===== flow/config.mk =====
export PLATFORM = sky130hd
export DESIGN_NAME = compl_mul
export DESIGN_NICKNAME = compl_mul
export VERILOG_FILES = /design/flow/design.v
export SDC_FILE = /design/flow/constraint.sdc
export NUM_CORES = 4
export LEC_CHECK = 0
export CAP_MARGIN = 20
export CORE_MARGIN = 2
export CORE_UTILIZATION = 69
export CTS_CLUSTER_SIZE = 36
export SLEW_MARGIN = 20

===== flow/constraint.sdc =====
create_clock -name core_clock -period 6.99 [get_ports {clk_i}]
set_input_delay 1.3980 -clock core_clock [delete_from_list [all_inputs] [get_ports {clk_i}]]
set_output_delay 1.3980 -clock core_clock [all_outputs]
set_load 0.01 [all_outputs]

===== flow/design.v =====
`timescale 1ns / 1ps
module compl_mul(
   input logic clk_i, 
   input logic srst_i,
   input logic signed [17:0]data_a_i_i,   
   input logic signed [17:0]data_a_q_i,   
   input logic signed [17:0]data_b_i_i,   
   input logic signed [17:0]data_b_q_i,   
   output  logic signed  [36:0]data_i_o,    
   output  logic signed [36:0]data_q_o     
   );
   logic signed [35:0] prod_ii, prod_iq, prod_qi, prod_qq;
   assign prod_ii = data_a_i_i * data_b_i_i;
   assign prod_qq = data_a_q_i * data_b_q_i;
   assign prod_iq = data_a_i_i * data_b_q_i;
   assign prod_qi = data_a_q_i * data_b_i_i;
   always_ff@(posedge clk_i) begin
       if(srst_i)begin
           data_i_o<=0;
           data_q_o<=0;
       end
       else begin
           data_i_o<=prod_ii-prod_qq;
           data_q_o<=prod_iq+prod_qi;
       end
   end
endmodule

===== flow/run.sh =====
#!/bin/bash
# the make line also repeats each setting of config.mk as NAME=value (left out here)
make -C /OpenROAD-flow-scripts/flow DESIGN_CONFIG=/design/flow/config.mk WORK_HOME=/design/flow/orfs CLKGATE_MAP_FILE= finish

==> GITHUB_STEP_SUMMARY, run 1 <==
### Metrics collected by this job

| Metric | Value |
|---|---|
| Post-layout minimum cycle time | `8.87 ns` |
| Reg clk slew, reported paths | `0.08 ns` |
| Routed vias/inst | `6.19` |
| Element type at the critical path end | `flip-flop` |
| Fp util | `69.8%` |
| Gr ovfl total | `0` |
| Failing Checks | `setup timing` |
| Fraction of registers with async set/reset | `0%` |
| Num Clock Sinks | `74` |
| Status | `finished with violations` |
| Number of DRC markers in iteration 0 | `5768` |
| Dominant comb cell | `adder cells` |
| Largest net degree at the start of global routing | `82` |
| Core Util, Final | `90.6%` |
| Fillers | `3011` |
| Final setup viols | `49` |
| Fin crit share | `127%` |
| H-tree depth | `3` |
| Hold path startpoint | `srst_i` |
| Setup crit start | `data_b_i_i[11]` |
| Min Hold Slack | `1.61 ns` |
| Crit path DAT | `9.14 ns` |
| CP Data Required Time | `7.25 ns` |
| Placed cell area | `59300 um^2` |
| Width of the chip | `276 um` |
| Hold WC Path Type | `input pin to flip-flop` |
| Vias | `44900` |
| Num CTS Buffers | `9` |
| Gpl congestion | `1.08` |
| DRC | `0` |
| First-pass GRT wire length | `289000 um` |
| Worst path top cell family by delay | `adder cells` |
| Io pins | `148` |
| WP buf/inv | `11` |
| Hold depth | `2` |
| Hold Violations, Final | `0` |
| Area Overhead vs Synth | `29.8%` |
| CTS tree | `done` |
| Mapped cell area | `50900 um^2` |
| FF+latch count, synth | `74` |
| AND-OR/OR-AND Cells, Area Fraction | `2.39%` |
| Crit path kind | `input pin to flip-flop` |
| EDFF count, synth | `0` |
| Worst path max stage delay | `0.98 ns` |
| YS warnings | `1` |
| Final WL | `204000 um` |
| Yosys xor share | `1.70%` |
| Fin nets | `8117` |
| Max Clk Rate | `0.113 GHz` |
| Mux share | `0.0393%` |
| Worst-path fanout max | `7` |
| Cts hold-fix bufs | `0` |
| Area reported by Yosys stat | `50900 um^2` |
| Drt wl/cell | `28.2 um` |
| CP Depth | `28` |
| Dominant register cell | `dfxtp_1` |
| GRT Overall Usage | `53.2%` |
| Mapped Cells | `5407` |
| Tightest Pin Transition | `1.23 ns` |
| TritonRoute pass-1 iters | `23` |
| Final slew viol count | `0` |
| Core footprint | `73000 um^2` |
| Register area share after synthesis | `2.91%` |
| Count leader, synth | `inv_1` |
| Post-DP HPWL | `128000 um` |
| Final Cell Area | `66100 um^2` |
| Mean Syn Cell Area | `9.42 um^2` |
| RSZ-0062 raised after global routing | `true` |
| Max transition margin | `18.1%` |
| Max-cap violations | `0` |
| # rows | `99` |
| Die Y | `276 um` |
| Dominant cell type by area after synthesis | `fa_1` |
| Port bufs | `147` |
| Simple share | `14.2%` |
| Die Size | `76000 um^2` |
| Cell Type Count | `58` |
| Adders+Majority by Area | `65.7%` |
| Max stage delay cell, worst path | `fa_1` |
| WHS Endpoint | `data_i_o[34]` |
| Tool warnings | `38` |
| Number of global-route vias before repair | `49700` |
| Critical Path Source Type | `input pin` |
| Yosys cell count | `5407` |
| Final Worst Setup Slack | `-1.88 ns` |
| Top post-synthesis cells by count | `inv_1, fa_1, nand2_1` |
| Top cells, area | `fa_1, inv_1, ha_1, and2_1, nand2_1` |
| Setup crit end | `data_i_o[24]` |
| Initial antenna violation count | `27` |
| Area leader share | `57.8%` |
| Crit-path most repeated cell | `fa_1` |
| Root buf cell | `clkbuf_16` |
| Deepest clock path buffer count | `2` |
| Final ANT Viol Nets | `0` |
| Synthesized Nets | `7274` |
## through the flow
| stage | worst slack [ns] | std cells | setup TNS [ns] |
|---|---|---|---|
| 2_1_floorplan | -0.953 | 5407 | -20.32 |
| 3_3_place_gp | -1.90 | 6872 | -81.60 |
| 3_5_place_dp | -2.04 | 6872 | -86.22 |
| 4_1_cts | -1.00 | 7179 | -36.11 |
| 5_1_grt | -1.97 | 7226 | -61.60 |
| 6_report | -1.88 | 7243 | -56.09 |
## repair_timing
item / CTS / global route
setup endpoints to repair: 55 / 53
buffers inserted: 273 / 41
pin swaps: 387 / 229
cloned: 29 / 2
endpoints found under the hold margin: 0 / 0
gates resized: 895 / 282
## layer usage
layer | vias up | GRT usage, % | wire (um)
met5 | - | 1.50 | 956
met4 | 34 | 52.5 | 28600
met3 | 1971 | 24.5 | 30800
met2 | 4051 | 79.4 | 87100
met1 | 21900 | 54.5 | 56500
li1 | 16900 | - | -
## area by class of cell
cell class	count	area (um^2)	area share [%]
diodes	29	72.6	0.110
clock buffers	9	225	0.341
clock inverters	7	101	0.153
inverters	1494	5640	8.54
multi-input cells	3558	45300	68.5
flip-flops and latches	74	1480	2.24
well taps	959	1200	1.82
repair buffers	1113	12100	18.3
==> run 2: changes to the inputs <==
CORE_UTILIZATION = 40   (was 69)
CTS_CLUSTER_SIZE = not set   (was 36)
clock period = 15.8 ns   (was 6.99 ns; I/O delays follow)
==> run 2 against run 1 <==
Now clean on timing, DRC and antenna; non-clock buffer count fell by 890; largest cell class unchanged; synthesized cell count unchanged; synthesized area stayed put; via count decreased by 24%; final cell count down 3.2%.
==> GITHUB_STEP_SUMMARY, run 2 <==
### Metrics collected by this job

| Metric | Value |
|---|---|
| Status | `finished clean` |
| Yosys xor share | `1.70% (unchanged)` |
| Fraction of registers with async set/reset | `0% (unchanged)` |
| Yosys cell count | `5407 (unchanged)` |
| Count leader, synth | `inv_1` |
| Final Cell Area | `54300 um^2 (-18%)` |
| FF+latch count, synth | `74 (unchanged)` |
| Io pins | `148 (unchanged)` |
| Placed cell area | `54000 um^2 (-9.0%)` |
| Antenna diodes | `0 (-100%)` |
| Critical Path Source Type | `input pin` |
| Final slew viol count | `0 (unchanged)` |
| Hold depth | `2 (unchanged)` |
| Post-CTS Setup Bufs | `0 (-100%)` |
| Worst path max stage delay | `0.83 ns (-0.15 ns)` |
| Synthesized Nets | `7274 (unchanged)` |
| Core footprint | `126000 um^2 (+73%)` |
| Fp util | `40.4% (-29 points)` |
| Gr ovfl total | `0 (unchanged)` |
| Final Worst Setup Slack | `4.23 ns (+6.11 ns)` |
| Number of DRC markers in iteration 0 | `1718 (-70%)` |
| Area Overhead vs Synth | `6.64%` |
| Final WL | `122000 um (-40%)` |
| Worst-path fanout max | `19 (+12)` |
| Max stage delay cell, worst path | `a21boi_0` |
| Final setup viols | `0 (-100%)` |
| Crit-path most repeated cell | `fa_1` |
| Num CTS Buffers | `9 (unchanged)` |
| Largest net degree at the start of global routing | `52 (-37%)` |
| Max-cap violations | `0 (unchanged)` |
| Setup crit end | `data_i_o[35]` |
| Post-DP HPWL | `94800 um (-26%)` |
| H-tree depth | `3 (unchanged)` |
| CP Data Required Time | `16.11 ns (+8.86 ns)` |
| Setup crit start | `data_a_i_i[13]` |
| Element type at the critical path end | `flip-flop` |
| Cts hold-fix bufs | `0 (unchanged)` |
| Drt wl/cell | `17.4 um (-38%)` |
| Worst path top cell family by delay | `adder cells` |
| Hold Violations, Final | `0 (unchanged)` |
| Dominant comb cell | `adder cells` |
| Crit path DAT | `11.88 ns (+2.74 ns)` |
| Cts repair resizes | `0 (-100%)` |
| Mapped cell area | `50900 um^2 (unchanged)` |
| Post-layout minimum cycle time | `11.57 ns` |
| Cell Type Count | `58 (unchanged)` |
| TritonRoute pass-1 iters | `6 (-74%)` |
| Die Y | `361 um (+31%)` |
| Deepest clock path buffer count | `2 (unchanged)` |
| Adders+Majority by Area | `65.7% (unchanged)` |
| Fin crit share | `73.2% (-54 points)` |
| Mux share | `0.0393% (unchanged)` |
| # rows | `130 (+31%)` |
| Register area share after synthesis | `2.91% (unchanged)` |
| Die Size | `130000 um^2 (+71%)` |
| Initial antenna violation count | `2 (-93%)` |
| Tool warnings | `33 (-13%)` |
| CP Depth | `26 (-7.1%)` |
| Fillers | `12400 (+310%)` |
| Area leader share | `57.8% (unchanged)` |
| DRC | `0 (unchanged)` |
| Width of the chip | `361 um (+31%)` |
| Final setup TNS | `0 ns (+56.09 ns)` |
| Top post-synthesis cells by count | `inv_1, fa_1, nand2_1` |
| Crit path kind | `input pin to flip-flop` |
| Hold WC Path Type | `input pin to flip-flop` |
| Fin nets | `7227 (-11%)` |
| Core Util, Final | `43.1% (-47 points)` |
| Simple share | `14.2% (unchanged)` |
| WP buf/inv | `8 (-3)` |
| Mean Syn Cell Area | `9.42 um^2 (unchanged)` |
| Vias | `34100 (-24%)` |
| Gpl congestion | `0.823 (-24%)` |
| Min Hold Slack | `3.12 ns (+1.51 ns)` |
| Max Clk Rate | `0.0864 GHz` |
| Top cells, area | `fa_1, inv_1, ha_1, and2_1, nand2_1` |
| Dominant register cell | `dfxtp_1` |
| Mapped Cells | `5407 (unchanged)` |
| AND-OR/OR-AND Cells, Area Fraction | `2.39% (unchanged)` |
| Number of global-route vias before repair | `37800 (-24%)` |
| YS warnings | `1 (unchanged)` |
| Area reported by Yosys stat | `50900 um^2 (unchanged)` |
| GRT Overall Usage | `20.1% (-33 points)` |
| WHS Endpoint | `data_i_o[34]` |
| Final ANT Viol Nets | `0 (unchanged)` |
| Tightest Pin Transition | `1.01 ns (-0.222 ns)` |
| Num Clock Sinks | `74 (unchanged)` |
| Hold path startpoint | `srst_i` |
| Dpl ws | `3.76 ns (+5.81 ns)` |
| RSZ-0062 raised after global routing | `false` |
| Root buf cell | `clkbuf_16` |
| Port bufs | `147 (unchanged)` |
| EDFF count, synth | `0 (unchanged)` |
| Reg clk slew, reported paths | `0.07 ns (about the same)` |
| Dominant cell type by area after synthesis | `fa_1` |
| CTS tree | `done` |
| Max transition margin | `32.3% (+14 points)` |
| Routed vias/inst | `4.86 (-21%)` |
| First-pass GRT wire length | `205000 um (-29%)` |
==> run 2: cell type report <==
cell class	count	area [um^2]	share of cell area (%)
clock buffer	10	229	0.422
clock inverter	5	104	0.191
inverter	1494	5610	10.3
multi-input combinational	3558	42800	78.8
sequential	74	1480	2.73
tap	1650	2060	3.80
timing repair buffer	223	2030	3.75
==> run 2: routing by layer <==
metal / GRT usage (%) / vias to the layer above / part of all wire (%)
met5: 0 / - / 0.011
met4: 5.33 / 4 / 2.4
met3: 1.81 / 116 / 4.8
met2: 34.5 / 830 / 50
met1: 27.3 / 18100 / 43
li1: - / 15000 / -
==> run 2: metrics by stage <==
step	std cells
floorplan	5407
global placement	6999
detailed placement	6999
CTS	7014
global route	7014
finish	7014
==> run 3: changes to the inputs <==
CAP_MARGIN = 15   (was 20)
CELL_PAD_IN_SITES_DETAIL_PLACEMENT = 0   (was not set)
CELL_PAD_IN_SITES_GLOBAL_PLACEMENT = 0   (was not set)
CORE_UTILIZATION = 70   (was 40)
CTS_CLUSTER_DIAMETER = 194   (was not set)
CTS_CLUSTER_SIZE = 35   (was not set)
GPL_TIMING_DRIVEN = 1   (was not set)
MAX_ROUTING_LAYER = met4   (was not set)
SETUP_SLACK_MARGIN = 0.58   (was not set)
clock period = 7.72 ns   (was 15.8 ns; I/O delays follow)
==> run 3 against run 2 <==
Now fails the layout checks on setup timing; final cell count rose by 3.7%; clock-buffer cell count down 1; setup slack worse by 5.5 ns; core utilization is 49 points higher; flip-flop count unchanged; sequential share of layout area shrank 0.49 points; via count up 37%; critical path depth rose by 4; worst hold slack got worse by 1.5 ns; non-clock buffer count up 877; critical path type unchanged; critical endpoint unchanged.
==> GITHUB_STEP_SUMMARY, run 3 <==
### Metrics collected by this job

| Metric | Value |
|---|---|
| Status | `finished with violations` |
| Failing Checks | `setup timing` |
| Cell Type Count | `58 (unchanged)` |
| Area reported by Yosys stat | `50900 um^2 (unchanged)` |
| Core footprint | `71700 um^2 (-43%)` |
| CP Depth | `30 (+15%)` |
| WP buf/inv | `11 (+3)` |
| Register area | `1480 um^2 (unchanged)` |
| Mapped Cells | `5407 (unchanged)` |
| Mux share | `0.0393% (unchanged)` |
| Routed vias/inst | `6.44 (+32%)` |
| Max transition margin | `48.5% (+16 points)` |
| Worst path top cell family by delay | `adder cells` |
| Reg clk slew, reported paths | `0.09 ns (+0.02 ns)` |
| Gr ovfl total | `0 (unchanged)` |
| Hold depth | `2 (unchanged)` |
| Dominant cell type by area after synthesis | `fa_1` |
| Final Worst Setup Slack | `-1.31 ns (-5.54 ns)` |
| WHS Endpoint | `data_i_o[28]` |
| Num Clock Sinks | `74 (unchanged)` |
| Crit-path most repeated cell | `fa_1` |
| Vias | `46800 (+37%)` |
| Core Util, Final | `92.3% (+49 points)` |
| Top post-synthesis cells by count | `inv_1, fa_1, nand2_1` |
| Worst-path fanout max | `4 (-15)` |
| Fraction of registers with async set/reset | `0% (unchanged)` |
| Simple share | `14.2% (unchanged)` |
| Setup crit end | `data_i_o[35]` |
| Count leader, synth | `inv_1` |
| Die Size | `74900 um^2 (-42%)` |
| Io pins | `148 (unchanged)` |
| Gpl congestion | `1.07 (+29%)` |
| TritonRoute pass-1 iters | `27 (+21)` |
| Post-DP HPWL | `125000 um (+31%)` |
| Max stage delay cell, worst path | `fa_2` |
| Dominant comb cell | `adder cells` |
| FF+latch count, synth | `74 (unchanged)` |
| Register area share after synthesis | `2.91% (unchanged)` |
| Num CTS Buffers | `9 (unchanged)` |
| Deepest clock path buffer count | `2 (unchanged)` |
| Drt wl/cell | `29.9 um (+72%)` |
| Root buf cell | `clkbuf_16` |
| Adders+Majority by Area | `65.7% (unchanged)` |
| Width of the chip | `274 um (-24%)` |
| Placed cell area | `59300 um^2 (+9.9%)` |
| Worst path max stage delay | `0.87 ns (+0.04 ns)` |
| Crit path DAT | `9.31 ns (-2.57 ns)` |
| Dominant register cell | `dfxtp_1` |
| GRT Overall Usage | `53.8% (+34 points)` |
| Hold Violations, Final | `0 (unchanged)` |
| Top cells, area | `fa_1, inv_1, ha_1, and2_1, nand2_1` |
| Mean Syn Cell Area | `9.42 um^2 (unchanged)` |
| Fillers | `2611 (-79%)` |
| RSZ-0062 raised after global routing | `true` |
| Final slew viol count | `0 (unchanged)` |
| Final setup TNS | `-46.02 ns (-46.02 ns)` |
| Max Clk Rate | `0.111 GHz` |
| Post-layout minimum cycle time | `9.03 ns` |
| CP Data Required Time | `8.00 ns (-8.11 ns)` |
| Final WL | `218000 um (+79%)` |
| Number of global-route vias before repair | `48900 (+29%)` |
| Number of DRC markers in iteration 0 | `6754 (+290%)` |
| First-pass GRT wire length | `282000 um (+38%)` |
| Tightest Pin Transition | `0.773 ns (-0.234 ns)` |
| Final Cell Area | `66200 um^2 (+22%)` |
| Final setup viols | `48 (+48)` |
| Multi-input logic area | `45400 um^2 (+6.2%)` |
| # rows | `98 (-25%)` |
| Hold path startpoint | `srst_i` |
| Setup crit start | `data_a_q_i[6]` |
| Fp util | `71.0% (+31 points)` |
| Fin crit share | `117% (+44 points)` |
| YS warnings | `1 (unchanged)` |
| Crit path kind | `input pin to flip-flop` |
| Max-cap violations | `0 (unchanged)` |
| Die Y | `274 um (-24%)` |
| Largest net degree at the start of global routing | `47 (-9.6%)` |
| Mapped cell area | `50900 um^2 (unchanged)` |
| Element type at the critical path end | `flip-flop` |
| EDFF count, synth | `0 (unchanged)` |
| Synthesized Nets | `7274 (unchanged)` |
| Initial antenna violation count | `37 (+35)` |
| Area leader share | `57.8% (unchanged)` |
| Tool warnings | `38 (+15%)` |
| Area Overhead vs Synth | `29.9%` |
| Fin nets | `8104 (+12%)` |
| Critical Path Source Type | `input pin` |
| Hold WC Path Type | `input pin to flip-flop` |
| Yosys cell count | `5407 (unchanged)` |
| Final ANT Viol Nets | `0 (unchanged)` |
| DRC | `0 (unchanged)` |
| CTS tree | `done` |
| Yosys xor share | `1.70% (unchanged)` |
| AND-OR/OR-AND Cells, Area Fraction | `2.39% (unchanged)` |
| H-tree depth | `3 (unchanged)` |
| Port bufs | `147 (unchanged)` |
[run 3: layer usage]
layer,GRT usage [%],share of wire [%],wire length (um)
met5,-,0,0
met4,48.2,14,30700
met3,21.9,17,38000
met2,79.2,41,90100
met1,55.0,27,58900
[run 3: area by class of cell]
| cell class | count | area share [%] |
|---|---|---|
| Multi-Input combinational cell | 3558 | 68.7 |
| Clock buffer | 9 | 0.340 |
| Timing Repair Buffer | 1100 | 18.0 |
| Tap cell | 950 | 1.80 |
| Inverter | 1494 | 8.49 |
| Sequential cell | 74 | 2.24 |
| Antenna cell | 83 | 0.314 |
| Clock inverter | 7 | 0.153 |
[run 3: repair_timing]
item | in CTS | in global routing
pin swaps | 317 | 193
gates resized | 752 | 325
hold buffers | 0 | 0
gates cloned | 38 | 4
setup endpoints to repair | 54 | 55
setup buffers | 226 | 53
[run 3: metrics by stage]
step | instances | hold slack [ns] | setup slack [ns]
final | 7275 | 1.64 | -1.31
after global routing | 7255 | 1.66 | -1.37
after CTS | 7135 | 1.60 | -0.480
after detailed placement | 6855 | 2.01 | -1.31
after global placement | 6855 | 2.00 | -1.19
after floorplan | 5407 | 1.85 | -0.369
==> run 4: changes to the inputs <==
CAP_MARGIN = 30   (was 15)
CORE_UTILIZATION = 72   (was 70)
CTS_CLUSTER_DIAMETER = 363   (was 194)
CTS_CLUSTER_SIZE = 37   (was 35)
MAX_ROUTING_LAYER = not set   (was met4)
SETUP_SLACK_MARGIN = -0.44   (was 0.58)
clock period = 7.17 ns   (was 7.72 ns; I/O delays follow)
==> run 4 against run 3 <==
The layout still fails its checks (setup timing); via count shrank 0.85%; die size shrank 2.7%; synthesized cell count is the same; clock-buffer cell count grew 1; setup slack lost 0.28 ns; sequential share of layout area grew 0.089 points; critical endpoint is now data_q_o[33]; synthesized area is the same; core utilization shrank 1.4 points; non-clock buffer count shrank 103.
==> GITHUB_STEP_SUMMARY, run 4 <==
### Metrics collected by this job

| Metric | Value |
|---|---|
| Status | `finished with violations` |
| Failing Checks | `setup timing` |
| Root buf cell | `clkbuf_16` |
| Core Util, Final | `90.9% (-1.4 points)` |
| Hold path startpoint | `srst_i` |
| Dominant comb cell | `adder cells` |
| Die Size | `72900 um^2 (-2.7%)` |
| Post-DP HPWL | `133000 um (+6.5%)` |
| Max-cap violations | `0 (unchanged)` |
| Gr ovfl total | `0 (unchanged)` |
| Setup crit start | `data_b_q_i[14]` |
| Worst path max stage delay | `0.59 ns (-0.28 ns)` |
| Worst-path fanout max | `7 (+3)` |
| Area reported by Yosys stat | `50900 um^2 (unchanged)` |
| Register area share after synthesis | `2.91% (unchanged)` |
| Post-layout minimum cycle time | `8.76 ns` |
| AND-OR/OR-AND Cells, Area Fraction | `2.39% (unchanged)` |
| Initial antenna violation count | `38 (+2.7%)` |
| Yosys xor share | `1.70% (unchanged)` |
| Width of the chip | `270 um (-1.4%)` |
| Final cell count without fillers | `7112 (-2.2%)` |
| Fin nets | `8001 (-1.3%)` |
| Top post-synthesis cells by count | `inv_1, fa_1, nand2_1` |
| Deepest clock path buffer count | `2 (unchanged)` |
| Hold Violations, Final | `0 (unchanged)` |
| EDFF count, synth | `0 (unchanged)` |
| Hold WC Path Type | `input pin to flip-flop` |
| Reg clk slew, reported paths | `0.10 ns (about the same)` |
| TritonRoute pass-1 iters | `22 (-19%)` |
| Max Clk Rate | `0.114 GHz` |
| Critical Path Source Type | `input pin` |
| Area leader share | `57.8% (unchanged)` |
| Mux share | `0.0393% (unchanged)` |
| Tool warnings | `38 (unchanged)` |
| Dominant register cell | `dfxtp_1` |
| Hold depth | `2 (unchanged)` |
| Max transition margin | `56.1% (+7.6 points)` |
| Worst path top cell family by delay | `adder cells` |
| Vias | `46400 (-0.85%)` |
| Count leader, synth | `inv_1` |
| Yosys cell count | `5407 (unchanged)` |
| FF+latch count, synth | `74 (unchanged)` |
| Max stage delay cell, worst path | `fa_1` |
| Fin crit share | `122% (+5.2 points)` |
| Drt wl/cell | `29.8 um (-0.38%)` |
| Final ANT Viol Nets | `0 (unchanged)` |
| Final slew viol count | `0 (unchanged)` |
| Synthesized Nets | `7274 (unchanged)` |
| Adders+Majority by Area | `65.7% (unchanged)` |
| Element type at the critical path end | `flip-flop` |
| Largest net degree at the start of global routing | `82 (+74%)` |
| CP Data Required Time | `7.46 ns (-0.54 ns)` |
| Routed vias/inst | `6.53 (+1.4%)` |
| Tightest Pin Transition | `0.659 ns (-0.114 ns)` |
| CTS tree | `done` |
| First-pass GRT wire length | `293000 um (+3.7%)` |
| Area Overhead vs Synth | `24.9%` |
| Final WL | `212000 um (-2.6%)` |
| DRC | `0 (unchanged)` |
| Number of global-route vias before repair | `49600 (+1.5%)` |
| WP buf/inv | `7 (-4)` |
| Num CTS Buffers | `9 (unchanged)` |
| Mapped Cells | `5407 (unchanged)` |
| DP Cell Count | `6860 (+0.073%)` |
| Setup crit end | `data_q_o[33]` |
| Simple share | `14.2% (unchanged)` |
| RSZ-0062 raised after global routing | `true` |
| Gpl congestion | `1.11 (+4.6%)` |
| Crit-path most repeated cell | `fa_1` |
| # rows | `97 (-1.0%)` |
| Final setup viols | `52 (+8.3%)` |
| Crit path DAT | `9.05 ns (-0.26 ns)` |
| H-tree depth | `3 (unchanged)` |
| Io pins | `148 (unchanged)` |
| CP Depth | `25 (-17%)` |
| Mapped cell area | `50900 um^2 (unchanged)` |
| Dominant cell type by area after synthesis | `fa_1` |
| Die Y | `270 um (-1.4%)` |
| Core footprint | `70000 um^2 (-2.4%)` |
| Number of DRC markers in iteration 0 | `6753 (-0.015%)` |
| Mean Syn Cell Area | `9.42 um^2 (unchanged)` |
| YS warnings | `1 (unchanged)` |
| Fraction of registers with async set/reset | `0% (unchanged)` |
| Num Clock Sinks | `74 (unchanged)` |
| Crit path kind | `input pin to flip-flop` |
| Fp util | `72.7% (+1.7 points)` |
| WHS Endpoint | `data_i_o[28]` |
| Final Worst Setup Slack | `-1.59 ns (-0.280 ns)` |
| Cell Type Count | `58 (unchanged)` |
| Top cells, area | `fa_1, inv_1, ha_1, and2_1, nand2_1` |
| GRT Overall Usage | `55.5% (+1.8 points)` |
| Port bufs | `147 (unchanged)` |
==> run 4: layer usage <==
layer	track usage [%]	vias up	wire, um
met5	1.05	-	560
met4	53.8	38	31300
met3	25.3	2515	33400
met2	82.7	4944	89800
met1	57.6	22300	57000
li1	-	16600	-
==> run 4: final cells by class <==
type	instances	area [um^2]
multi-input cells	3558	44700
repair buffers	997	10200
fillers	2714	6390
inverters	1494	5630
flip-flops and latches	74	1480
well taps	940	1180
clock buffers	10	239
clock inverters	6	97.6
diodes	33	82.6
==> run 4: repair_timing <==
item                       CTS  global route
hold buffers                 0             0
cloned                      31             1
pin swaps                  244           154
setup buffers              177            35
resized                    723           234
setup endpoints to repair   47            47
==> run 4: through the flow <==
stage          TNS (ns)  setup WS [ns]  cell area, um^2  hold slack (ns)
6_report         -48.26          -1.59            63600             1.46
5_1_grt          -52.66          -1.59            63600             1.48
4_1_cts          -31.24          -1.03            62600             1.68
3_5_place_dp     -84.02          -2.10            59000             2.11
3_3_place_gp     -77.29          -1.93            59000             2.07
2_1_floorplan    -15.84         -0.809            52600             1.74
==> run 5: changes to the inputs <==
CAP_MARGIN = 20   (was 30)
CELL_PAD_IN_SITES_GLOBAL_PLACEMENT = 1   (was 0)
CORE_UTILIZATION = 59   (was 72)
CTS_CLUSTER_DIAMETER = 194   (was 363)
CTS_CLUSTER_SIZE = 64   (was 37)
GPL_TIMING_DRIVEN = 0   (was 1)
PLACE_DENSITY_LB_ADDON = 0.29   (was not set)
SETUP_SLACK_MARGIN = not set   (was -0.44)
TNS_END_PERCENT = 25   (was not set)
clock period = 13.3 ns   (was 7.17 ns; I/O delays follow)
==> run 5 against run 4 <==
The layout still fails its checks (setup timing); clock-buffer cell count decreased by 1; synthesized cell count unchanged; sequential share of layout area increased by 0.42 points; cell area decreased by 15%; synthesized area unchanged.
==> GITHUB_STEP_SUMMARY, run 5 <==
### Metrics collected by this job

| Metric | Value |
|---|---|
| Status | `finished with violations` |
| Failing Checks | `setup timing` |
| Number of DRC markers in iteration 0 | `4923 (-27%)` |
| Mapped cell area | `50900 um^2 (unchanged)` |
| Final Worst Setup Slack | `-0.243 ns (+1.35 ns)` |
| First-pass GRT wire length | `308000 um (+5.3%)` |
| Fin crit share | `102% (-20 points)` |
| Gpl congestion | `1.21 (+8.1%)` |
| Hold path startpoint | `srst_i` |
| Critical Path Source Type | `input pin` |
| Vias | `40600 (-13%)` |
| Register area share after synthesis | `2.91% (unchanged)` |
| Drt wl/cell | `32.5 um (+8.9%)` |
| Routed vias/inst | `6.05 (-7.3%)` |
| Count leader, synth | `inv_1` |
| Hold depth | `4 (+2)` |
| Fin nets | `7386 (-7.7%)` |
| Fillers | `7400 (+170%)` |
| Initial antenna violation count | `50 (+32%)` |
| Io pins | `148 (unchanged)` |
| CTS tree | `done` |
| DRC | `0 (unchanged)` |
| EDFF count, synth | `0 (unchanged)` |
| YS warnings | `1 (unchanged)` |
| Yosys xor share | `1.70% (unchanged)` |
| Dominant cell type by area after synthesis | `fa_1` |
| WP buf/inv | `7 (unchanged)` |
| Worst path top cell family by delay | `adder cells` |
| Element type at the critical path end | `flip-flop` |
| Dominant register cell | `dfxtp_1` |
| Post-CTS Setup Bufs | `0 (-100%)` |
| TritonRoute pass-1 iters | `8 (-64%)` |
| Simple share | `14.2% (unchanged)` |
| Mean Syn Cell Area | `9.42 um^2 (unchanged)` |
| Width of the chip | `298 um (+10%)` |
| AND-OR/OR-AND Cells, Area Fraction | `2.39% (unchanged)` |
| Cts hold-fix bufs | `0 (unchanged)` |
| Setup crit end | `data_q_o[34]` |
| H-tree depth | `3 (unchanged)` |
| Num CTS Buffers | `9 (unchanged)` |
| Fp util | `59.6% (-13 points)` |
| Max-cap violations | `0 (unchanged)` |
| Post-DP HPWL | `173000 um (+30%)` |
| CP Depth | `25 (unchanged)` |
| Num Clock Sinks | `74 (unchanged)` |
| Adders+Majority by Area | `65.7% (unchanged)` |
| Max transition margin | `6.48% (-50 points)` |
| Reg clk slew, reported paths | `0.09 ns (about the same)` |
| Min Hold Slack | `2.85 ns (+1.38 ns)` |
| Hold WC Path Type | `input pin to flip-flop` |
| Setup crit start | `data_b_q_i[17]` |
| Core footprint | `85400 um^2 (+22%)` |
| Mapped Cells | `5407 (unchanged)` |
| Final slew viol count | `0 (unchanged)` |
| Final setup TNS | `-0.625 ns (+47.63 ns)` |
| Die Size | `88700 um^2 (+22%)` |
| Synthesized Nets | `7274 (unchanged)` |
| Cell Type Count | `58 (unchanged)` |
| Crit-path most repeated cell | `fa_1` |
| Top post-synthesis cells by count | `inv_1, fa_1, nand2_1` |
| Mux share | `0.0393% (unchanged)` |
| Yosys cell count | `5407 (unchanged)` |
| Area Overhead vs Synth | `5.85%` |
| Max Clk Rate | `0.0738 GHz` |
| Post-layout minimum cycle time | `13.54 ns` |
| Tightest Pin Transition | `1.40 ns (+0.744 ns)` |
| Max stage delay cell, worst path | `clkbuf_1` |
| Final setup viols | `5 (-90%)` |
| Fraction of registers with async set/reset | `0% (unchanged)` |
| FF+latch count, synth | `74 (unchanged)` |
| Final WL | `218000 um (+2.8%)` |
| Top cells, area | `fa_1, inv_1, ha_1, and2_1, nand2_1` |
| Die Y | `298 um (+10%)` |
| Worst-path fanout max | `10 (+3)` |
| # rows | `107 (+10%)` |
| WHS Endpoint | `data_i_o[29]` |
| RSZ-0062 raised after global routing | `false` |
| Gr ovfl total | `0 (unchanged)` |
| Hold Violations, Final | `0 (unchanged)` |
| Largest net degree at the start of global routing | `16 (-80%)` |
| Number of global-route vias before repair | `43200 (-13%)` |
| Tool warnings | `33 (-13%)` |
| Root buf cell | `clkbuf_16` |
| Area leader share | `57.8% (unchanged)` |
| Final ANT Viol Nets | `0 (unchanged)` |
| Area reported by Yosys stat | `50900 um^2 (unchanged)` |
| Port bufs | `91 (-38%)` |
| Worst path max stage delay | `1.02 ns (+0.43 ns)` |
| Dominant comb cell | `adder cells` |
| Deepest clock path buffer count | `2 (unchanged)` |
| Crit path DAT | `13.86 ns (+4.81 ns)` |
| CP Data Required Time | `13.62 ns (+6.16 ns)` |
| GRT Overall Usage | `51.1% (-4.4 points)` |
| Crit path kind | `input pin to flip-flop` |
| Dpl ws | `-0.209 ns (+1.89 ns)` |
==> run 5: metrics by stage <==
stage               instance area [um^2]  std cells  utilization (%)
floorplan                          50900       5407                -
global placement                   53300       6642             62.4
detailed placement                 53400       6644             62.5
CTS                                53700       6660             62.8
global route                       53800       6683             63.0
finish                             53900       6709             63.1
==> run 5: metal layers <==
layer  global-route usage (%)  wire (um)  vias up
met1                     58.9      69900    20800
met5                    0.216        238        -
met4                     46.5      26700       38
met2                     73.4      91000     3255
met3                     20.3      30100     1113
li1                         -          -    15400
==> run 5: area by class of cell <==
cell class | instances | area [um^2] | share of cell area, %
antenna | 41 | 103 | 0.190
buffer | 281 | 1140 | 2.11
clock buffer | 9 | 225 | 0.418
clock inverter | 7 | 83.8 | 0.155
inverter | 1494 | 5610 | 10.4
multi-input combinational | 3558 | 42800 | 79.4
sequential | 74 | 1480 | 2.75
tap | 1144 | 1430 | 2.65
timing repair buffer | 101 | 1030 | 1.91
==> run 5: what timing repair did <==
action / CTS / global route
setup endpoints to repair: 0 / 4
endpoints found under the hold margin: 0 / 0
resized: 0 / 1
==> run 6: changes to the inputs <==
CAP_MARGIN = 40   (was 20)
CELL_PAD_IN_SITES_DETAIL_PLACEMENT = 2   (was 0)
CELL_PAD_IN_SITES_GLOBAL_PLACEMENT = 2   (was 1)
CORE_ASPECT_RATIO = 0.63   (was not set)
CORE_MARGIN = 8   (was 2)
CORE_UTILIZATION = 47   (was 59)
CTS_CLUSTER_DIAMETER = not set   (was 194)
CTS_CLUSTER_SIZE = 59   (was 64)
GPL_ROUTABILITY_DRIVEN = 0   (was not set)
GPL_TIMING_DRIVEN = 1   (was 0)
MAX_ROUTING_LAYER = met4   (was not set)
MIN_ROUTING_LAYER = met1   (was not set)
PLACE_DENSITY_LB_ADDON = 0.13   (was 0.29)
SETUP_SLACK_MARGIN = 3.98   (was not set)
TNS_END_PERCENT = not set   (was 25)
clock period = 16.0 ns   (was 13.3 ns; I/O delays follow)
==> run 6 against run 5 <==
The run now finishes clean; non-clock buffer count decreased by 137; final cell count increased by 2.4%; die size is 35% higher; sequential share of layout area about the same; synthesized cell count did not move; highest routed layer is now met4; first-iteration DRC count decreased by 35%; core utilization is 13 points lower.
==> GITHUB_STEP_SUMMARY, run 6 <==
### Metrics collected by this job

| Metric | Value |
|---|---|
| Initial antenna violation count | `20 (-60%)` |
| Met2 Track Usage GR | `54.5% (-19 points)` |
| Final cell count without fillers | `6873 (+2.4%)` |
| Max stage delay cell, worst path | `clkdlybuf4s50_1` |
| Core Util, Final | `50.1% (-13 points)` |
| Mapped cell area | `50900 um^2 (unchanged)` |
| Setup crit start | `data_a_i_i[12]` |
| Post-DP HPWL | `166000 um (-4.0%)` |
| Hold depth | `2 (-2)` |
| Die Size | `119000 um^2 (+35%)` |
| Yosys xor share | `1.70% (unchanged)` |
| Area Overhead vs Synth | `6.50%` |
| Mapped Cells | `5407 (unchanged)` |
| Fp util | `47.1% (-13 points)` |
| CP Data Required Time | `16.30 ns (+2.68 ns)` |
| Register area share after synthesis | `2.91% (unchanged)` |
| Final setup TNS | `0 ns (+0.625 ns)` |
| EDFF count, synth | `0 (unchanged)` |
| # rows | `96 (-10%)` |
| Met1 Usage GRT | `46.9% (-12 points)` |
| Vias | `37700 (-7.1%)` |
| Width of the chip | `431 um (+45%)` |
| Simple share | `14.2% (unchanged)` |
| DP Cell Count | `6832 (+2.8%)` |
| Final slew viol count | `0 (unchanged)` |
| Setup crit end | `data_q_o[30]` |
| Number of DRC markers in iteration 0 | `3205 (-35%)` |
| Worst path max stage delay | `0.73 ns (-0.29 ns)` |
| Gr ovfl total | `0 (unchanged)` |
| GRT Overall Usage | `35.5% (-16 points)` |
| Yosys cell count | `5407 (unchanged)` |
| Fin crit share | `73.7% (-28 points)` |
| Largest net degree at the start of global routing | `53 (+37)` |
| Dominant cell type by area after synthesis | `fa_1` |
| CP Depth | `27 (+8.0%)` |
| Synthesized Nets | `7274 (unchanged)` |
| Drt wl/cell | `29.3 um (-9.8%)` |
| DRC | `0 (unchanged)` |
| Max Clk Rate | `0.0848 GHz` |
| Number of global-route vias before repair | `46500 (+7.7%)` |
| Critical Path Source Type | `input pin` |
| Crit-path most repeated cell | `fa_1` |
| Hold WC Path Type | `input pin to flip-flop` |
| Crit path DAT | `12.10 ns (-1.76 ns)` |
| Area leader share | `57.8% (unchanged)` |
| Cell Type Count | `58 (unchanged)` |
| Crit path kind | `input pin to flip-flop` |
| Mux share | `0.0393% (unchanged)` |
| Num Clock Sinks | `74 (unchanged)` |
| Element type at the critical path end | `flip-flop` |
| AND-OR/OR-AND Cells, Area Fraction | `2.39% (unchanged)` |
| Dominant comb cell | `adder cells` |
| Root buf cell | `clkbuf_16` |
| Gr busiest metal | `met2` |
| Max transition margin | `36.2% (+30 points)` |
| Io pins | `148 (unchanged)` |
| TritonRoute pass-1 iters | `6 (-2)` |
| Tool warnings | `33 (unchanged)` |
| Hold path startpoint | `srst_i` |
| Port bufs | `147 (+62%)` |
| Final setup viols | `0 (-5)` |
| Top post-synthesis cells by count | `inv_1, fa_1, nand2_1` |
| H-tree depth | `3 (unchanged)` |
| Count leader, synth | `inv_1` |
| Worst path top cell family by delay | `adder cells` |
| Area reported by Yosys stat | `50900 um^2 (unchanged)` |
| Num CTS Buffers | `9 (unchanged)` |
| Top cells, area | `fa_1, inv_1, ha_1, and2_1, nand2_1` |
| Fraction of registers with async set/reset | `0% (unchanged)` |
| Dominant register cell | `dfxtp_1` |
| Fin nets | `7249 (-1.9%)` |
| Mean Syn Cell Area | `9.42 um^2 (unchanged)` |
| Tightest Pin Transition | `0.956 ns (-0.447 ns)` |
| Final WL | `201000 um (-7.6%)` |
| Die Y | `277 um (-6.9%)` |
| Reg clk slew, reported paths | `0.08 ns (about the same)` |
| Met3 usage | `9.87% (-10 points)` |
| CTS tree | `done` |
| WHS Endpoint | `data_i_o[27]` |
| Worst-path fanout max | `31 (+21)` |
| Post-layout minimum cycle time | `11.80 ns` |
| RSZ-0062 raised after global routing | `false` |
| Final ANT Viol Nets | `0 (unchanged)` |
| Max-cap violations | `0 (unchanged)` |
| WP buf/inv | `8 (+1)` |
| Hold Violations, Final | `0 (unchanged)` |
| FF+latch count, synth | `74 (unchanged)` |
| First-pass GRT wire length | `305000 um (-0.87%)` |
| Deepest clock path buffer count | `2 (unchanged)` |
| YS warnings | `1 (unchanged)` |
| Status | `finished clean` |
| Core footprint | `108000 um^2 (+27%)` |
| Adders+Majority by Area | `65.7% (unchanged)` |
| Routed vias/inst | `5.48 (-9.4%)` |
run 6: cell type report:
| type | count | area [um^2] |
|---|---|---|
| flip-flops and latches | 74 | 1480 |
| well taps | 1470 | 1840 |
| repair buffers | 245 | 2160 |
| clock inverters | 7 | 52.6 |
| inverters | 1494 | 5620 |
| multi-input cells | 3558 | 42800 |
| diodes | 16 | 40.0 |
| fillers | 11500 | 54000 |
| clock buffers | 9 | 225 |
run 6: what timing repair did:
action	4_1_cts	5_1_grt
hold endpoints to repair	0	0
buffers inserted	1	3
gates resized	2	9
hold buffers	0	0
setup endpoints to repair	8	10
run 6: per-layer routing:
layer / share of wire [%] / vias up / routed length, um
met2: 46 / 1574 / 93300
met4: 2.1 / 0 / 4230
met3: 9.6 / 307 / 19300
met5: 0 / - / 0
met1: 42 / 20700 / 84500
li1: - / 15100 / -
run 6: metrics by stage:
| stage | setup slack (ns) | hold WS, ns | instance area [um^2] |
|---|---|---|---|
| CTS | 3.99 | 3.12 | 54100 |
| finish | 4.20 | 3.14 | 54200 |
| floorplan | 5.70 | 3.50 | 50900 |
| detailed placement | 3.05 | 3.62 | 53800 |
| global route | 4.01 | 3.16 | 54200 |
| global placement | 2.91 | 3.61 | 53800 |
==> run 7: changes to the inputs <==
CELL_PAD_IN_SITES_DETAIL_PLACEMENT = not set   (was 2)
CELL_PAD_IN_SITES_GLOBAL_PLACEMENT = not set   (was 2)
CORE_ASPECT_RATIO = not set   (was 0.63)
CORE_MARGIN = 2   (was 8)
CORE_UTILIZATION = 40   (was 47)
CTS_CLUSTER_SIZE = not set   (was 59)
GPL_ROUTABILITY_DRIVEN = not set   (was 0)
GPL_TIMING_DRIVEN = not set   (was 1)
MAX_ROUTING_LAYER = not set   (was met4)
MIN_ROUTING_LAYER = not set   (was met1)
PLACE_DENSITY_LB_ADDON = not set   (was 0.13)
==> run 7 against run 6 <==
Worst hold slack improved by 0.034 ns; still clean on timing, DRC and antenna; highest routed layer unchanged; sequential share of layout area about the same; clock-buffer cell count rose by 1.
==> GITHUB_STEP_SUMMARY, run 7 <==
### Metrics collected by this job

| Metric | Value |
|---|---|
| Final cell count without fillers | `7018 (+2.1%)` |
| AND-OR/OR-AND Cells, Area Fraction | `2.39% (unchanged)` |
| First-pass GRT wire length | `205000 um (-33%)` |
| Post-CTS Setup Bufs | `0 (-1)` |
| Mapped Cells | `5407 (unchanged)` |
| Yosys cell count | `5407 (unchanged)` |
| Hold WC Path Type | `input pin to flip-flop` |
| Dominant cell type by area after synthesis | `fa_1` |
| Status | `finished clean` |
| Cell Type Count | `58 (unchanged)` |
| Tightest Pin Transition | `0.789 ns (-0.167 ns)` |
| Reg clk slew, reported paths | `0.07 ns (about the same)` |
| Largest net degree at the start of global routing | `52 (-1.9%)` |
| Area leader share | `57.8% (unchanged)` |
| WHS Endpoint | `data_i_o[36]` |
| Cts hold-fix bufs | `0 (unchanged)` |
| Post-DP HPWL | `94700 um (-43%)` |
| Fin crit share | `71.8% (-2.0 points)` |
| Hold depth | `2 (unchanged)` |
| Mux share | `0.0393% (unchanged)` |
| Yosys xor share | `1.70% (unchanged)` |
| Tool warnings | `33 (unchanged)` |
| Worst path max stage delay | `0.79 ns (+0.06 ns)` |
| Mean Syn Cell Area | `9.42 um^2 (unchanged)` |
| Area reported by Yosys stat | `50900 um^2 (unchanged)` |
| Element type at the critical path end | `flip-flop` |
| Port bufs | `147 (unchanged)` |
| Post-layout minimum cycle time | `11.48 ns (-0.315 ns)` |
| Die Y | `361 um (+30%)` |
| Num CTS Buffers | `9 (unchanged)` |
| Cts repair resizes | `0 (-2)` |
| Dominant comb cell | `adder cells` |
| Antenna diodes | `0 (-16)` |
| Num Clock Sinks | `74 (unchanged)` |
| Setup crit start | `data_b_i_i[17]` |
| RSZ-0062 raised after global routing | `false` |
| Mapped cell area | `50900 um^2 (unchanged)` |
| Fraction of registers with async set/reset | `0% (unchanged)` |
| Deepest clock path buffer count | `2 (unchanged)` |
| Root buf cell | `clkbuf_16` |
| Vias | `34000 (-9.7%)` |
| Die Size | `130000 um^2 (+9.0%)` |
| Fp util | `40.4% (-6.7 points)` |
| Core footprint | `126000 um^2 (+16%)` |
| FF+latch count, synth | `74 (unchanged)` |
| H-tree depth | `3 (unchanged)` |
| CTS tree | `done` |
| Worst-path fanout max | `20 (-35%)` |
| Area Overhead vs Synth | `6.69%` |
| Register area | `1480 um^2 (unchanged)` |
| Top post-synthesis cells by count | `inv_1, fa_1, nand2_1` |
| Fin nets | `7231 (-0.25%)` |
| WP buf/inv | `5 (-3)` |
| Max transition margin | `47.1% (+11 points)` |
| Setup crit end | `data_q_o[30]` |
| Crit path kind | `input pin to flip-flop` |
| Synthesized Nets | `7274 (unchanged)` |
| Crit-path most repeated cell | `fa_1` |
| Top cells, area | `fa_1, inv_1, ha_1, and2_1, nand2_1` |
| Final WL | `122000 um (-40%)` |
| Width of the chip | `361 um (-16%)` |
| GRT Overall Usage | `20.1% (-15 points)` |
| Multi-input logic area | `42800 um^2 (about the same)` |
| EDFF count, synth | `0 (unchanged)` |
| Adders+Majority by Area | `65.7% (unchanged)` |
| Dominant register cell | `dfxtp_1` |
| Gpl congestion | `0.823` |
| Routed vias/inst | `4.85 (-12%)` |
| Number of global-route vias before repair | `37700 (-19%)` |
| DP Cell Count | `7002 (+2.5%)` |
| CP Depth | `23 (-15%)` |
| Final ANT Viol Nets | `0 (unchanged)` |
| DRC | `0 (unchanged)` |
| Count leader, synth | `inv_1` |
| Final slew viol count | `0 (unchanged)` |
| Max stage delay cell, worst path | `clkinv_1` |
| Core Util, Final | `43.1% (-7.0 points)` |
| Critical Path Source Type | `input pin` |
| TritonRoute pass-1 iters | `6 (unchanged)` |
| Register area share after synthesis | `2.91% (unchanged)` |
| Final setup TNS | `0 ns (unchanged)` |
| CP Data Required Time | `16.28 ns (-0.02 ns)` |
| Initial antenna violation count | `1 (-95%)` |
| Hold Violations, Final | `0 (unchanged)` |
| YS warnings | `1 (unchanged)` |
| Number of DRC markers in iteration 0 | `1670 (-48%)` |
| Max-cap violations | `0 (unchanged)` |
| # rows | `130 (+35%)` |
| Gr ovfl total | `0 (unchanged)` |
| Simple share | `14.2% (unchanged)` |
| Hold path startpoint | `srst_i` |
| Crit path DAT | `11.77 ns (-0.33 ns)` |
| Worst path top cell family by delay | `adder cells` |
| CP cell instances | `clkdlybuf4s50_1, buf_4, clkinv_1, nor2_1, fa_1, fa_1, fa_1, fa_1, fa_1, fa_1, fa_1, inv_1, fa_1, inv_1, ha_1, and3_1, nand2_1, o21ai_0, nor2_1, o21ai_0, a21boi_0, xnor2_1, nor2_1` |
| Fillers | `12500 (+9.0%)` |
| Max Clk Rate | `0.0871 GHz (+2.7%)` |
| Drt wl/cell | `17.3 um (-41%)` |
| Final setup viols | `0 (unchanged)` |
| Io pins | `148 (unchanged)` |
-- run 7: final cells by class --
cell class                 instances  area share (%)
inverter                        1494            10.3
sequential                        74            2.73
timing repair buffer             227            3.83
clock inverter                     5           0.147
multi-input combinational       3558            78.8
tap                             1650            3.80
clock buffer                      10           0.421
-- run 7: metal layers --
metal	track usage, %	share of wire, %	vias to the layer above
li1	-	-	15000
met1	27.4	43	18100
met2	34.6	50	828
met3	1.72	4.6	104
met4	4.59	2.1	0
met5	0	0	-
-- run 7: metrics by stage --
stage / hold slack [ns] / cell area [um^2] / setup WS (ns)
floorplan: 3.50 / 50900 / 5.70
global placement: 3.60 / 54000 / 4.00
detailed placement: 3.60 / 54000 / 4.18
CTS: 3.14 / 54300 / 4.64
global route: 3.17 / 54300 / 4.14
finish: 3.18 / 54300 / 4.52
==> run 8: changes to the inputs <==
CAP_MARGIN = 20   (was 40)
SETUP_SLACK_MARGIN = 2.05   (was 3.98)
clock period = 11.8 ns   (was 16.0 ns; I/O delays follow)
==> run 8 against run 7 <==
Worst hold slack worse by 0.87 ns; synthesized area unchanged; first-iteration DRC count up 19%; routed wire length up 10%; synthesized cell count unchanged; critical path depth up 3; final cell count up 0.90%; sequential share of layout area about the same; cell area up 1.8%; critical endpoint is now data_q_o[33].
==> GITHUB_STEP_SUMMARY, run 8 <==
### Metrics collected by this job

| Metric | Value |
|---|---|
| Largest net degree at the start of global routing | `55 (+5.8%)` |
| WHS Endpoint | `data_i_o[35]` |
| Cts hold-fix bufs | `0 (unchanged)` |
| Yosys xor share | `1.70% (unchanged)` |
| Status | `finished clean` |
| Port bufs | `147 (unchanged)` |
| Synthesized Nets | `7274 (unchanged)` |
| TritonRoute pass-1 iters | `7 (+1)` |
| Final WL | `134000 um (+10%)` |
| GRT Overall Usage | `20.9% (+0.83 points)` |
| Yosys cell count | `5407 (unchanged)` |
| Element type at the critical path end | `flip-flop` |
| Crit-path most repeated cell | `fa_1` |
| Die Y | `361 um (unchanged)` |
| Antenna diodes | `0 (unchanged)` |
| Hold Violations, Final | `0 (unchanged)` |
| Placed cell area | `54300 um^2 (+0.50%)` |
| Num Clock Sinks | `74 (unchanged)` |
| Fin nets | `7293 (+0.86%)` |
| Number of global-route vias before repair | `38200 (+1.3%)` |
| Crit path kind | `input pin to flip-flop` |
| H-tree depth | `3 (unchanged)` |
| Fp util | `40.4% (unchanged)` |
| Register area share after synthesis | `2.91% (unchanged)` |
| Final slew viol count | `0 (unchanged)` |
| Crit path DAT | `9.74 ns (-2.03 ns)` |
| FF+latch count, synth | `74 (unchanged)` |
| Hold path startpoint | `srst_i` |
| Final Cell Area | `55300 um^2 (+1.8%)` |
| Adders+Majority by Area | `65.7% (unchanged)` |
| Reg clk slew, reported paths | `0.07 ns (about the same)` |
| Num CTS Buffers | `9 (unchanged)` |
| Tool warnings | `35 (+6.1%)` |
| Count leader, synth | `inv_1` |
| Dominant register cell | `dfxtp_1` |
| Setup crit end | `data_q_o[33]` |
| Fraction of registers with async set/reset | `0% (unchanged)` |
| Cell Type Count | `58 (unchanged)` |
| DRC | `0 (unchanged)` |
| Worst path max stage delay | `0.54 ns (-0.25 ns)` |
| Max transition margin | `31.5% (-16 points)` |
| Area reported by Yosys stat | `50900 um^2 (unchanged)` |
| Drt wl/cell | `18.9 um (+9.2%)` |
| CTS tree | `done` |
| Worst path top cell family by delay | `adder cells` |
| Routed vias/inst | `4.91 (+1.3%)` |
| Mux share | `0.0393% (unchanged)` |
| Final setup viols | `0 (unchanged)` |
| Max stage delay cell, worst path | `fa_1` |
| EDFF count, synth | `0 (unchanged)` |
| Initial antenna violation count | `5 (+4)` |
| Final ANT Viol Nets | `0 (unchanged)` |
| Worst-path fanout max | `36 (+80%)` |
| Io pins | `148 (unchanged)` |
| CP Data Required Time | `12.08 ns (-4.20 ns)` |
| Top post-synthesis cells by count | `inv_1, fa_1, nand2_1` |
| Root buf cell | `clkbuf_16` |
| Gr ovfl total | `0 (unchanged)` |
| Final setup TNS | `0 ns (unchanged)` |
| Fin crit share | `80.2% (+8.4 points)` |
| Max-cap violations | `0 (unchanged)` |
| Hold WC Path Type | `input pin to flip-flop` |
| Mapped Cells | `5407 (unchanged)` |
| Mean Syn Cell Area | `9.42 um^2 (unchanged)` |
| # rows | `130 (unchanged)` |
| Mapped cell area | `50900 um^2 (unchanged)` |
| Width of the chip | `361 um (unchanged)` |
| Dominant comb cell | `adder cells` |
| Top cells, area | `fa_1, inv_1, ha_1, and2_1, nand2_1` |
| Deepest clock path buffer count | `2 (unchanged)` |
| Hold depth | `2 (unchanged)` |
| Gpl congestion | `0.844 (+2.6%)` |
| Area leader share | `57.8% (unchanged)` |
| Critical Path Source Type | `input pin` |
| WP buf/inv | `7 (+2)` |
| Post-DP HPWL | `106000 um (+12%)` |
| Post-layout minimum cycle time | `9.46 ns` |
| YS warnings | `1 (unchanged)` |
| Vias | `34800 (+2.2%)` |
| Die Size | `130000 um^2 (unchanged)` |
| Setup crit start | `data_b_q_i[8]` |
| First-pass GRT wire length | `211000 um (+2.9%)` |
| Simple share | `14.2% (unchanged)` |
| CP Depth | `26 (+13%)` |
| Core footprint | `126000 um^2 (unchanged)` |
| Area Overhead vs Synth | `8.66%` |
| RSZ-0062 raised after global routing | `true` |
| Max Clk Rate | `0.106 GHz` |
| Number of DRC markers in iteration 0 | `1980 (+19%)` |
| AND-OR/OR-AND Cells, Area Fraction | `2.39% (unchanged)` |
| Dominant cell type by area after synthesis | `fa_1` |
| Tightest Pin Transition | `1.03 ns (+0.238 ns)` |
-- run 8: stage by stage --
step	setup slack [ns]	utilization, %	instances	hold slack, ns
final	2.34	43.9	7081	2.31
after global routing	2.03	43.9	7081	2.32
after CTS	1.97	43.4	7056	2.27
after detailed placement	0.829	43.1	7039	2.74
after global placement	0.897	43.1	7039	2.74
after floorplan	2.34	-	5407	2.66
-- run 8: cell type report --
| class | count | area, um^2 |
|---|---|---|
| clock buffers | 11 | 233 |
| clock inverters | 5 | 78.8 |
| fillers | 12300 | 70700 |
| inverters | 1494 | 5620 |
| multi-input cells | 3558 | 42900 |
| flip-flops and latches | 74 | 1480 |
| well taps | 1650 | 2060 |
| repair buffers | 289 | 2960 |
-- run 8: per-layer routing --
layer	global-route usage [%]	part of all wire, %	routed length (um)
met3	2.07	6.3	8460
met1	27.8	40	54200
met5	0	0.028	37
met4	5.43	2.9	3850
met2	36.4	50	67400
-- run 8: what timing repair did --
action | 4_1_cts | 5_1_grt
setup endpoints to repair | 29 | 27
setup buffers | 1 | 12
pin swaps | 1 | 3
cloned | 0 | 13
gates resized | 77 | 176
==> run 9: changes to the inputs <==
CORE_UTILIZATION = 71   (was 40)
CTS_CLUSTER_SIZE = 36   (was not set)
SETUP_SLACK_MARGIN = 1.16   (was 2.05)
clock period = 11.1 ns   (was 11.8 ns; I/O delays follow)
==> run 9 against run 8 <==
Still clean on timing, DRC and antenna; critical path depth unchanged; routed wire length decreased by 8.6%; core utilization increased by 32 points; synthesized area unchanged; worst hold slack improved by 0.052 ns; synthesized cell count unchanged; flip-flop count unchanged; global-route usage increased by 16 points; non-clock buffer count decreased by 2; die size decreased by 43%; critical path type unchanged.
==> GITHUB_STEP_SUMMARY, run 9 <==
### Metrics collected by this job

| Metric | Value |
|---|---|
| Yosys xor share | `1.70% (unchanged)` |
| Largest net degree at the start of global routing | `82 (+49%)` |
| Multi-input logic area | `42800 um^2 (-0.19%)` |
| Mean Syn Cell Area | `9.42 um^2 (unchanged)` |
| Cell Type Count | `58 (unchanged)` |
| Hold Violations, Final | `0 (unchanged)` |
| Top post-synthesis cells by count | `inv_1, fa_1, nand2_1` |
| Top cells, area | `fa_1, inv_1, ha_1, and2_1, nand2_1` |
| Drt wl/cell | `19.2 um (+1.4%)` |
| Cts hold-fix bufs | `0 (unchanged)` |
| Area Overhead vs Synth | `6.23%` |
| Routed vias/inst | `5.53 (+13%)` |
| Crit path kind | `input pin to flip-flop` |
| Max stage delay cell, worst path | `clkdlybuf4s50_1` |
| Mux share | `0.0393% (unchanged)` |
| Area leader share | `57.8% (unchanged)` |
| Crit path DAT | `9.96 ns (+0.22 ns)` |
| Worst path max stage delay | `0.94 ns (+0.40 ns)` |
| Fillers | `5189 (-58%)` |
| Dominant cell type by area after synthesis | `fa_1` |
| Max-cap violations | `0 (unchanged)` |
| First-pass GRT wire length | `206000 um (-2.3%)` |
| Final setup TNS | `0 ns (unchanged)` |
| Gr ovfl total | `0 (unchanged)` |
| Post-DP HPWL | `102000 um (-3.9%)` |
| Register area | `1480 um^2 (unchanged)` |
| Final WL | `122000 um (-8.6%)` |
| Number of DRC markers in iteration 0 | `2091 (+5.6%)` |
| EDFF count, synth | `0 (unchanged)` |
| Mapped Cells | `5407 (unchanged)` |
| Yosys cell count | `5407 (unchanged)` |
| Max Clk Rate | `0.103 GHz` |
| Width of the chip | `272 um (-25%)` |
| Die Size | `73900 um^2 (-43%)` |
| CP Depth | `26 (unchanged)` |
| FF+latch count, synth | `74 (unchanged)` |
| Core footprint | `71200 um^2 (-43%)` |
| Deepest clock path buffer count | `2 (unchanged)` |
| Tightest Pin Transition | `1.15 ns (+0.122 ns)` |
| CP Data Required Time | `11.36 ns (-0.72 ns)` |
| Gpl congestion | `0.918 (+8.7%)` |
| TritonRoute pass-1 iters | `5 (-2)` |
| Io pins | `148 (unchanged)` |
| DP Cell Count | `6362 (-9.6%)` |
| DRC | `0 (unchanged)` |
| Register area share after synthesis | `2.91% (unchanged)` |
| Vias | `35300 (+1.5%)` |
| Critical Path Source Type | `input pin` |
| GRT Overall Usage | `36.6% (+16 points)` |
| Setup crit end | `data_q_o[33]` |
| Num Clock Sinks | `74 (unchanged)` |
| Final ANT Viol Nets | `0 (unchanged)` |
| Num CTS Buffers | `9 (unchanged)` |
| WHS Endpoint | `data_i_o[35]` |
| Initial antenna violation count | `6 (+1)` |
| Post-layout minimum cycle time | `9.70 ns` |
| Element type at the critical path end | `flip-flop` |
| Port bufs | `147 (unchanged)` |
| Status | `finished clean` |
| Worst path top cell family by delay | `adder cells` |
| WP buf/inv | `7 (unchanged)` |
| Fin crit share | `87.4% (+7.2 points)` |
| RSZ-0062 raised after global routing | `true` |
| Setup crit start | `data_a_i_i[0]` |
| Hold WC Path Type | `input pin to flip-flop` |
| Hold path startpoint | `srst_i` |
| Die Y | `272 um (-25%)` |
| Synthesized Nets | `7274 (unchanged)` |
| Final cell count without fillers | `6383 (-9.9%)` |
| Reg clk slew, reported paths | `0.08 ns (about the same)` |
| Worst-path fanout max | `16 (-56%)` |
| Hold depth | `2 (unchanged)` |
| # rows | `98 (-25%)` |
| Count leader, synth | `inv_1` |
| Crit-path most repeated cell | `fa_1` |
| Dominant register cell | `dfxtp_1` |
| Max transition margin | `22.9% (-8.6 points)` |
| Fin nets | `7291 (-0.027%)` |
| Number of global-route vias before repair | `39200 (+2.7%)` |
| AND-OR/OR-AND Cells, Area Fraction | `2.39% (unchanged)` |
| Final Worst Setup Slack | `1.40 ns (-0.940 ns)` |
| CTS tree | `done` |
| Mapped cell area | `50900 um^2 (unchanged)` |
| Simple share | `14.2% (unchanged)` |
| Root buf cell | `clkbuf_16` |
| Fraction of registers with async set/reset | `0% (unchanged)` |
| Area reported by Yosys stat | `50900 um^2 (unchanged)` |
| Dpl ws | `0.293 ns (-0.536 ns)` |
| YS warnings | `1 (unchanged)` |
| Fp util | `71.5% (+31 points)` |
| Adders+Majority by Area | `65.7% (unchanged)` |
| Final setup viols | `0 (unchanged)` |
| Final slew viol count | `0 (unchanged)` |
| H-tree depth | `3 (unchanged)` |
| Tool warnings | `36 (+2.9%)` |
| Dominant comb cell | `adder cells` |
-- run 9: through the flow --
| stage | hold slack, ns | cell area, um^2 | utilization [%] |
|---|---|---|---|
| 3_5_place_dp | 2.82 | 53700 | 75.4 |
| 2_1_floorplan | 2.52 | 50900 | - |
| 4_1_cts | 2.40 | 54000 | 75.8 |
| 5_1_grt | 2.45 | 54100 | 75.9 |
| 3_3_place_gp | 2.81 | 53700 | 75.4 |
| 6_report | 2.36 | 54100 | 75.9 |
-- run 9: final cells by class --
type	count	share of cell area, %
Timing Repair Buffer	287	4.90
Clock inverter	5	0.157
Inverter	1494	10.4
Antenna cell	4	0.0185
Sequential cell	74	2.74
Clock buffer	11	0.467
Tap cell	950	2.20
Multi-Input combinational cell	3558	79.1
-- run 9: per-layer routing --
metal | routed length (um) | GRT usage (%)
met5 | 32 | 0
met3 | 8910 | 5.68
met1 | 45000 | 47.4
met4 | 7200 | 18.2
met2 | 61300 | 60.8
-- run 9: timing repair --
action,CTS,global route
setup buffers,0,1
setup endpoints to repair,20,21
gates resized,30,81
